==> flow/design.v <==
module sort_reg #(parameter DATA_WIDTH =8)(
    input logic clk,
    input logic rst,
    input logic clr,
    input logic GT_in,
    input logic [DATA_WIDTH-1:0] data_in,
    input logic [DATA_WIDTH-1:0] prev_data,
    input logic data_rdy,
    output logic [DATA_WIDTH-1:0] data_out,
    output logic GT
);
logic [DATA_WIDTH-1:0] data_out_d;
logic [DATA_WIDTH-1:0] data_out_q;
assign GT = (data_in >data_out_q);
assign data_out = data_out_q;
always_ff@(posedge clk or posedge rst)begin
    if(rst)begin
        data_out_q <= 'b0;
    end else if(clr) begin
        data_out_q <= 'b0;
    end else begin
        data_out_q <= data_out_d;
    end
end
always_comb begin
    if(data_rdy) begin
        if(GT && GT_in)begin
            data_out_d = prev_data;
        end else if(GT && !GT_in) begin
            data_out_d = data_in;
        end else begin
            data_out_d = data_out_q;
        end
    end else begin
        data_out_d = data_out_q;
    end
end
endmodule
module median_calc #(parameter POPSIZE = 100,DATA_WIDTH = 8)(
    input logic clk,
    input logic rst,
    input logic [DATA_WIDTH-1:0] data_in,
    input logic data_rdy,
    output [DATA_WIDTH-1:0] median,
    output data_vld
);
logic [DATA_WIDTH-1:0] data_out_array[POPSIZE:0];
logic GT_array[POPSIZE:0];
logic [$clog2(POPSIZE):0] counter_d;
logic [$clog2(POPSIZE):0] counter_q;
logic [DATA_WIDTH-1:0] median_d;
logic [DATA_WIDTH-1:0] median_q;
logic data_vld_q;
logic data_vld_d;
logic reg_rst;
logic [DATA_WIDTH-1:0] data_in_d;
logic [DATA_WIDTH-1:0] data_in_q;
logic data_rdy_d;
logic data_rdy_q;
logic reg_rst_d;
logic reg_rst_q;
assign reg_rst = reg_rst_q;
assign data_rdy_d = data_rdy;
assign data_in_d = data_in;
assign GT_array[POPSIZE] = 0;
assign data_vld = data_vld_q;
assign median = median_q;
genvar i;
generate
  for (i = 0; i < POPSIZE; i++) begin : instance_gen
    if (i == 0) begin
      sort_reg #(
        .DATA_WIDTH(DATA_WIDTH)
      ) instance_0 (
        .clk(clk),
        .rst(rst),
        .clr(reg_rst),
        .GT_in(1'b0),
        .data_in(data_in),
        .prev_data('b0),
        .data_out(data_out_array[0]),
        .GT(GT_array[0]),
        .data_rdy(data_rdy)
      );
    end else begin
      sort_reg #(
        .DATA_WIDTH(DATA_WIDTH)
      ) instance_i (
        .clk(clk),
        .rst(rst),
        .clr(reg_rst),
        .GT_in(GT_array[i-1]),  
        .data_in(data_in),
        .prev_data(data_out_array[i-1]),  
        .data_out(data_out_array[i]),
        .GT(GT_array[i]),
        .data_rdy(data_rdy)
      );
    end
  end
endgenerate
always_ff@(posedge clk or posedge rst)begin
    if(rst)begin
        counter_q <= 'b0;
        median_q <= 'b0;
        data_vld_q <= 'b0;
        data_in_q <= 'b0;
        data_rdy_q <='b0;
        reg_rst_q <= 'b0;
    end else begin
        data_in_q <=data_in_d;
        data_rdy_q <=data_rdy_d;
        counter_q <= counter_d;
        median_q <= median_d;
        data_vld_q <= data_vld_d;
        reg_rst_q <= reg_rst_d;
    end
end
always_comb begin
    reg_rst_d = 'b0;
        data_vld_d = 'b0;
        counter_d = counter_q;
        median_d = median_q;
        if (counter_q == POPSIZE) begin
            median_d = (POPSIZE % 2 == 0) ? data_out_array[POPSIZE/2 - 1] : data_out_array[POPSIZE/2];
            reg_rst_d = 'b1;
            data_vld_d = 'b1;
            counter_d = 'b0;
        end else if(counter_q == 0) begin
            reg_rst_d ='b0;
        end
        if (data_rdy) begin
            counter_d = counter_q + 1;
        end
    end
endmodule
clock: 3.15 ns
lec_check: 0
cap_margin: 5
cell_pad_in_sites_detail_placement: 0
core_margin: 2
core_utilization: 72
cts_cluster_diameter: 360
gpl_routability_driven: 1
gpl_timing_driven: 1
max_routing_layer: met5
place_density: 0.64
setup_slack_margin: 0.61
slew_margin: 10
tns_end_percent: 65
run.sh (not shown) runs the stock make flow with config.mk's settings and CLKGATE_MAP_FILE=.
The baseline went through all stages and came out clean.
Edit:
==> flow/config.mk (replaced) <==
export PLATFORM = sky130hd
export DESIGN_NAME = median_calc
export DESIGN_NICKNAME = median_calc
export VERILOG_FILES = /design/flow/design.v
export SDC_FILE = /design/flow/constraint.sdc
export NUM_CORES = 4
export LEC_CHECK = 0
export CAP_MARGIN = 20
export CORE_MARGIN = 2
export CORE_UTILIZATION = 40
export PLACE_DENSITY = 0.6
export SLEW_MARGIN = 20
==> flow/constraint.sdc (replaced) <==
create_clock -name core_clock -period 3.5 [get_ports {clk}]
set_input_delay 0.7000 -clock core_clock [delete_from_list [all_inputs] [get_ports {clk}]]
set_output_delay 0.7000 -clock core_clock [all_outputs]
set_load 0.01 [all_outputs]
Via count decreases by 2.4%.
Cell area grows by 0.32%.
Combinational power drops by about 10%.
Synthesized cell count stays the same.
Die size increases by 78%.
Utilization fell by 35 points.
Setup slack loses 0.073 ns.
Hold slack gains 0.042 ns.
Total power went down by 11%.
Wire length rises by 1.8%.
Clock-buffer cell count goes up by 10.
Edit:
--- a/flow/config.mk
+++ b/flow/config.mk
@@ -8 +8,2 @@
-export CAP_MARGIN = 20
+export CAP_MARGIN = 10
+export CELL_PAD_IN_SITES_DETAIL_PLACEMENT = 1
@@ -10 +11,5 @@
-export CORE_UTILIZATION = 40
+export CORE_UTILIZATION = 27
+export CTS_CLUSTER_DIAMETER = 75
+export GPL_ROUTABILITY_DRIVEN = 0
+export HOLD_SLACK_MARGIN = 0.19
+export MAX_ROUTING_LAYER = met4
@@ -12 +17,2 @@
-export SLEW_MARGIN = 20
+export SETUP_SLACK_MARGIN = 0.3
+export SLEW_MARGIN = 5
Result:
- design area went up by 3.6%
- worst hold slack gains 0.035 ns
- register-to-register slack loses 0.02 ns
Edit:
==> flow/config.mk (replaced) <==
export PLATFORM = sky130hd
export DESIGN_NAME = median_calc
export DESIGN_NICKNAME = median_calc
export VERILOG_FILES = /design/flow/design.v
export SDC_FILE = /design/flow/constraint.sdc
export NUM_CORES = 4
export LEC_CHECK = 0
export CAP_MARGIN = 20
export CORE_MARGIN = 2
export CORE_UTILIZATION = 40
export PLACE_DENSITY = 0.6
export SLEW_MARGIN = 20
==> flow/constraint.sdc (replaced) <==
create_clock -name core_clock -period 2.86 [get_ports {clk}]
set_input_delay 0.5720 -clock core_clock [delete_from_list [all_inputs] [get_ports {clk}]]
set_output_delay 0.5720 -clock core_clock [all_outputs]
set_load 0.01 [all_outputs]
The new run completed with no timing, DRC or antenna violations.
Final area rises by about 1.8%.
Non-clock buffer count rises by 108.
Die area falls by 32%.
Register-to-register slack is worse by 0.68 ns.
Global-route usage rises by 5.7 points.
Cell count falls by about 9%.
Power rises by 25%.
Edit:
--- a/flow/config.mk
+++ b/flow/config.mk
@@ -10 +10,4 @@
-export CORE_UTILIZATION = 40
+export CORE_UTILIZATION = 70
+export CTS_CLUSTER_DIAMETER = 359
+export CTS_CLUSTER_SIZE = 30
+export HOLD_SLACK_MARGIN = 0.29
==> flow/constraint.sdc (replaced) <==
create_clock -name core_clock -period 1.83 [get_ports {clk}]
set_input_delay 0.3660 -clock core_clock [delete_from_list [all_inputs] [get_ports {clk}]]
set_output_delay 0.3660 -clock core_clock [all_outputs]
set_load 0.01 [all_outputs]
Effect:
- Now the flow failed in 5_1_grt
- synthesized cell count stays the same
- synthesized area stays the same
- die area came out lower by 42%

* * *

Starts from the design.v that is shown in full above.
clock: 2.59 ns
lec_check: 0
cap_margin: 20
core_margin: 2
core_utilization: 68
setup_slack_margin: 0.75
slew_margin: 20
The first run died in global routing (5_1_grt), error ODB-0269.
Then changed:
- CELL_PAD_IN_SITES_DETAIL_PLACEMENT: unset -> 0
- CORE_UTILIZATION: 68 -> 66
- CTS_CLUSTER_DIAMETER: unset -> 382
- GPL_ROUTABILITY_DRIVEN: unset -> 1
- GPL_TIMING_DRIVEN: unset -> 1
- MAX_ROUTING_LAYER: unset -> met5
- PLACE_DENSITY_LB_ADDON: unset -> 0.13
- SETUP_SLACK_MARGIN: 0.75 -> 0.73
- TNS_END_PERCENT: unset -> 65
Effect: The new run completed, yet does not pass: setup timing. Synthesized cell count stays the same. Die size came out higher by 3.0%. Synthesized area is unchanged.

* * *

Starts from the design.v that is shown in full above.
clock: 2.2 ns
lec_check: 0
cap_margin: 20
cell_pad_in_sites_detail_placement: 0
core_margin: 2
core_utilization: 72
cts_cluster_diameter: 29
cts_cluster_size: 21
gpl_routability_driven: 1
gpl_timing_driven: 1
hold_slack_margin: 0.29
max_routing_layer: met5
place_density_lb_addon: 0.2
setup_slack_margin: 0.63
slew_margin: 20
tns_end_percent: 65
The baseline failed in global routing.
Edit:
- ABC_AREA: unset -> 1
- CELL_PAD_IN_SITES_DETAIL_PLACEMENT: 0 -> unset
- CORE_ASPECT_RATIO: unset -> 0.92
- CTS_CLUSTER_DIAMETER: 29 -> unset
- CTS_CLUSTER_SIZE: 21 -> unset
- GPL_ROUTABILITY_DRIVEN: 1 -> unset
- GPL_TIMING_DRIVEN: 1 -> unset
- HOLD_SLACK_MARGIN: 0.29 -> unset
- MAX_ROUTING_LAYER: met5 -> unset
- PLACE_DENSITY: unset -> 0.6
- PLACE_DENSITY_LB_ADDON: 0.2 -> unset
- SETUP_SLACK_MARGIN: 0.63 -> unset
- TNS_END_PERCENT: 65 -> unset
- clock period: 2.2 -> 1.95 ns (I/O delays scaled with it)
Effect: The new run produced a layout that fails on negative setup slack. Die area goes up by 8.6%. Synthesized area went up by 8.7%. Synthesized cell count grows by 51%.
Edit:
- ABC_AREA: 1 -> unset
- CORE_ASPECT_RATIO: 0.92 -> unset
- CORE_UTILIZATION: 72 -> 65
- CTS_CLUSTER_DIAMETER: unset -> 139
- MAX_ROUTING_LAYER: unset -> met4
- clock period: 1.95 -> 3.33 ns (I/O delays scaled with it)
=> Now the flow produced a clean layout; first-iteration DRC count drops by well over a third; power drops by well over a third; via count drops by a quarter to a third; hold slack improves by 0.29 ns; design area drops by about a fifth; worst setup slack improves by 0.93 ns; sequential share of layout area climbs by 6.0 points; synthesized cell count drops by a quarter to a third; routed wire length drops by a quarter to a third; global-route usage drops by 6.4 points; clock skew drops by 0.0078 ns.
Edit:
- CAP_MARGIN: 20 -> 40
- CORE_UTILIZATION: 65 -> 44
- CTS_CLUSTER_DIAMETER: 139 -> unset
- PLACE_DENSITY: 0.6 -> unset
- clock period: 3.33 -> 3.5 ns (I/O delays scaled with it)
Cell area grows by 1.7%.
Area after synthesis does not change.
Synthesized cell count is unchanged.
Final cell count goes up by 8.2%.
Setup slack gets better by 0.010 ns.
Count of clock-buffer cells in the layout is higher by 8.
Hold slack degrades by 0.011 ns.

* * *

yarrow:
// median_calc: RTL as listed in full above, without the edits since
==> flow/config.mk <==
export PLATFORM = sky130hd
export DESIGN_NAME = median_calc
export DESIGN_NICKNAME = median_calc
export VERILOG_FILES = /design/flow/design.v
export SDC_FILE = /design/flow/constraint.sdc
export NUM_CORES = 4
export LEC_CHECK = 0
export ABC_AREA = 1
export CAP_MARGIN = 20
export CORE_ASPECT_RATIO = 0.92
export CORE_MARGIN = 2
export CORE_UTILIZATION = 72
export CTS_CLUSTER_DIAMETER = 400
export CTS_CLUSTER_SIZE = 98
export PLACE_DENSITY = 0.6
export SLEW_MARGIN = 20
==> flow/constraint.sdc <==
create_clock -name core_clock -period 1.59 [get_ports {clk}]
set_input_delay 0.3180 -clock core_clock [delete_from_list [all_inputs] [get_ports {clk}]]
set_output_delay 0.3180 -clock core_clock [all_outputs]
set_load 0.01 [all_outputs]
yarrow failed in clock tree synthesis with DPL-0038.
Changes in harbor relative to yarrow:
- CAP_MARGIN now 15, was 20
- CTS_CLUSTER_DIAMETER now 56, was 400
- CORE_ASPECT_RATIO no longer set, was 0.92
- ABC_AREA no longer set, was 1
- CTS_CLUSTER_SIZE no longer set, was 98
- SETUP_SLACK_MARGIN now -0.19, previously not set
- the clock period (ns, I/O delays scaled along) now 2.11, was 1.59
==> results <==
Each of yarrow and harbor falls short of a clean finish.
Summary: with yarrow as the reference, placed wire-length estimate in harbor moved down by more than 10%.
Of yarrow and harbor, harbor shows the higher worst setup slack before clock tree synthesis, with yarrow below it.
yarrow → harbor: net count entering floorplan fell 1,577, area fraction in xor and xnor cells about even.
Fraction of synthesized area in multiplexers: harbor vs yarrow up 6.9 points
As of harbor, area after synthesis had fallen by a little under 10% compared to yarrow.
| and-or/or-and share of the synthesized area | lower: yarrow |
Going from yarrow to harbor, synthesized cell count shrank by 1,577, share of synthesized area occupied by flip-flops and latches grew by 2.8 points.
[inputs] tundra vs harbor
- CAP_MARGIN: 15 -> 20
- CORE_UTILIZATION: 72 -> 67
- SETUP_SLACK_MARGIN: -0.19 -> unset
- the clock period (ns, I/O delays scaled along): 2.11 -> 2.41
Notes after the runs:
A launch point of the worst path of instance_gen[9].genblk1.instance_i.data_out_q[1]$_DFFE_PP0P_ is what harbor shows, while data_vld_q$_DFF_PP0_ belongs to tundra. Against harbor as the reference, tundra delivers a higher worst-case hold slack. Taking harbor as the reference, in tundra clock power now smaller, number of clock buffers in the layout saw a decrease. tundra: no failed stages, no open violations at the end.
Modified inputs, fjord compared to tundra
- changing CORE_UTILIZATION from 67 to 72
- setting ABC_AREA to 1 for the first time
- setting SETUP_SLACK_MARGIN to 0.77 for the first time
- setting CORE_ASPECT_RATIO to 0.92 for the first time
- removing CTS_CLUSTER_DIAMETER (formerly 56)
- changing the clock period (ns, I/O delays scaled along) from 2.41 to 2.75
### Flow results
- fjord -> stages 100% | layout checks FAIL | negative setup slack
- fjord and tundra ended up with roughly the same XOR/XNOR share of the synthesized area.
- Diff tundra -> fjord | logic gate share of total power | increase of 13 points
- fjord ends up with higher met3 global-route usage than tundra does.
- Summary: worst hold-check slack, fjord better than tundra
- Between tundra and fjord, the cell count went up.
- Taking tundra over fjord, the wire length ratio works out to 0.74.
- Maximum number of pins on one net before global-route repair, fjord vs tundra: up by more than 10%

* * *

RTL: the design.v shown in full above, as it stands there.
export LEC_CHECK = 0
export CAP_MARGIN = 20
export CORE_MARGIN = 2
export CORE_UTILIZATION = 70
export CTS_CLUSTER_DIAMETER = 139
export CTS_CLUSTER_SIZE = 24
export MAX_ROUTING_LAYER = met4
export PLACE_DENSITY = 0.6
export SLEW_MARGIN = 20
create_clock -name core_clock -period 3.29 [get_ports {clk}]
Rerun with:
- CORE_UTILIZATION: 70 -> 68
- CTS_CLUSTER_SIZE: 24 -> not set
The changed run produced a clean layout.
Non-clock buffer count falls by 24.
Register-to-register slack gains 150 ps.
Count of clock-buffer cells in the layout went up by 53.
First-iteration DRC count fell by 4.6%.
Sequential power grows by about 0.4%.
Cell count is higher by 1.2%.
Combinational power is about the same.
Via count increases by 1.6%.
Core utilization hardly moves.
Synthesized area does not change.
Rerun with:
- CTS_CLUSTER_DIAMETER: 139 -> not set
- CTS_CLUSTER_SIZE: not set -> 36
- MAX_ROUTING_LAYER: met4 -> not set
- PLACE_DENSITY: 0.6 -> not set
- SETUP_SLACK_MARGIN: not set -> -0.25
- clock period: 3.29 -> 2.59 ns (I/O delays scaled with it)
Via count grows by 3.1%.
Total power grows by 37%.
Synthesized cell count is unchanged.
Final cell count grows by about 3.2%.
Sequential power grows by about 30%.
Rerun with:
- CORE_UTILIZATION: 68 -> 16
- CTS_CLUSTER_SIZE: 36 -> not set
- PLACE_DENSITY: not set -> 0.6
- SETUP_SLACK_MARGIN: -0.25 -> not set
- clock period: 2.59 -> 4.57 ns (I/O delays scaled with it)
Outcome: The new run went through all stages and came out clean; wire length fell by 3.1%; clock power is lower by 40%; combinational power drops by 52%; worst setup slack gets better by 1100 ps; critical path depth climbs by 8; clock skew grows by 25 ps; via count shrinks by 6.8%; design area decreases by 0.33%; power decreases by 48%.
Rerun with:
- CORE_UTILIZATION: 16 -> 55
- clock period: 4.57 -> 2.86 ns (I/O delays scaled with it)
Effect: The new run finished with timing, DRC and antenna clean. Combinational power went up by 81%. Die size shrinks by 70%. Clock-buffer cell count is lower by 7. Sequential cell count stays the same.
Rerun with:
- CORE_UTILIZATION: 55 -> 58
- clock period: 2.86 -> 3.33 ns (I/O delays scaled with it)
What happened: Final area went down by 5.3%; register-to-register slack improves by 360 ps; wire length went down by 5.4%; clock skew fell by 3.9 ps; synthesized area stays the same; via count went down by 1.9%; worst setup slack got worse by 20 ps; flip-flop count is unchanged; utilization rose by 0.46 points; global-route usage hardly moves.
Power is estimated from default activity; no workload was simulated.
